== tundra ==
Design saw2sin, start of the top module:
module saw2sin
( input  var        i_clk
, input  var [15:0] i_saw
, output var [15:0] o_sin
);
Size in the first run: roughly 6100 cells after synthesis, roughly 16 flip-flops, ~44000 sq um of cells after synthesis.
clock: 28.8 ns
lec_check: 0
abc_area: 0
cap_margin: 10
cell_pad_in_sites_detail_placement: 0
core_margin: 2
core_utilization: 72
gpl_routability_driven: 1
gpl_timing_driven: 1
place_density_lb_addon: 0.13
setup_slack_margin: -1.61
slew_margin: 20
run.sh (not shown) runs the stock make flow with config.mk's settings and CLKGATE_MAP_FILE=.
Flow for tundra halted at 3_5_place_dp, error code DPL-0038.
Changes in zinc relative to tundra:
# tundra
export LEC_CHECK = 0
export ABC_AREA = 0
export CAP_MARGIN = 10
export CELL_PAD_IN_SITES_DETAIL_PLACEMENT = 0
export CORE_MARGIN = 2
export CORE_UTILIZATION = 72
export GPL_ROUTABILITY_DRIVEN = 1
export GPL_TIMING_DRIVEN = 1
export PLACE_DENSITY_LB_ADDON = 0.13
export SETUP_SLACK_MARGIN = -1.61
export SLEW_MARGIN = 20
create_clock -name core_clock -period 28.8 [get_ports {i_clk}]
# zinc
export LEC_CHECK = 0
export CAP_MARGIN = 20
export CORE_MARGIN = 2
export CORE_UTILIZATION = 57
export SLEW_MARGIN = 20
create_clock -name core_clock -period 57.4 [get_ports {i_clk}]
Results
Looking at routability-driven placement congestion ratio, zinc sits about 6% lower than tundra does.
From tundra to zinc the numbers moved as follows: die area now sits higher; core utilization before placement went down 16 points.
zinc: it failed with a tool error in 5_1_grt, so there are no final results.
tundra got as far as 3_5_place_dp, where a tool error ended the run.
tundra → zinc: number of cells produced by synthesis has remained practically unchanged, yosys stat chip area has remained practically unchanged, width of the die has increased.
Reported for zinc and tundra, cell count listed in synth_stat.txt turned out identical to the last digit.
Modified inputs, ember compared to zinc
# zinc
export LEC_CHECK = 0
export CAP_MARGIN = 20
export CORE_MARGIN = 2
export CORE_UTILIZATION = 57
export SLEW_MARGIN = 20
create_clock -name core_clock -period 57.4 [get_ports {i_clk}]
# ember
export LEC_CHECK = 0
export CAP_MARGIN = 20
export CORE_MARGIN = 2
export CORE_UTILIZATION = 65
export SLEW_MARGIN = 20
create_clock -name core_clock -period 52.8 [get_ports {i_clk}]
Notes after the runs:
Tool error DPL-0033 stopped ember during 3_5_place_dp; no final results.
Yosys cell count: zinc vs ember identical
Against zinc, die area in ember fell by more than 10%.
The higher area of the placeable core of ember and zinc is in zinc.
Register area share after synthesis: ember vs zinc identical
Relative to ember, the following input files were edited for yarrow:
# ember
export LEC_CHECK = 0
export CAP_MARGIN = 20
export CORE_MARGIN = 2
export CORE_UTILIZATION = 65
export SLEW_MARGIN = 20
create_clock -name core_clock -period 52.8 [get_ports {i_clk}]
# yarrow
export LEC_CHECK = 0
export CAP_MARGIN = 20
export CORE_MARGIN = 2
export CORE_UTILIZATION = 70
export SLEW_MARGIN = 20
create_clock -name core_clock -period 54.0 [get_ports {i_clk}]
Results
3_5_place_dp: yarrow exited with error. The initial core utilization of yarrow exceeds that of ember by 4.6 points. In yarrow relative to ember, vertical die size had gone down by a few percent. NOTE core outline area ember->yarrow decreased by a few percent. Area of the die of yarrow falls short of that of ember by a little under 10%.


saw2sin again, from the RTL that the note above started with.
clock: 19.9 ns
lec_check: 0
abc_area: 1
cap_margin: 20
core_aspect_ratio: 1.33
core_margin: 2
core_utilization: 72
cts_cluster_diameter: 312
cts_cluster_size: 92
place_density: 0.35
setup_slack_margin: 0.94
slew_margin: 20
tns_end_percent: 5
The first run failed in 3_5_place_dp, error DPL-0038.
Next try:
- ABC_AREA: 1 -> default
- CORE_ASPECT_RATIO: 1.33 -> default
- CORE_UTILIZATION: 72 -> 57
- CTS_CLUSTER_DIAMETER: 312 -> default
- CTS_CLUSTER_SIZE: 92 -> default
- PLACE_DENSITY: 0.35 -> default
- SETUP_SLACK_MARGIN: 0.94 -> default
- clock period: 19.9 -> 57.4 ns (I/O delays scaled with it)
This time the run ran to the end with violations: negative setup slack; die size rises by a quarter to a third; synthesized cell count shrinks by roughly a tenth; area after synthesis decreases slightly.
Next try:
- CORE_UTILIZATION: 57 -> 72
- CTS_CLUSTER_DIAMETER: default -> 312
- CTS_CLUSTER_SIZE: default -> 92
- TNS_END_PERCENT: 5 -> default
- clock period: 57.4 -> 19.9 ns (I/O delays scaled with it)
The changed run died in 3_5_place_dp on DPL-0038.
Area after synthesis is unchanged.
Die size came out lower by 21%.
Synthesized cell count stays the same.
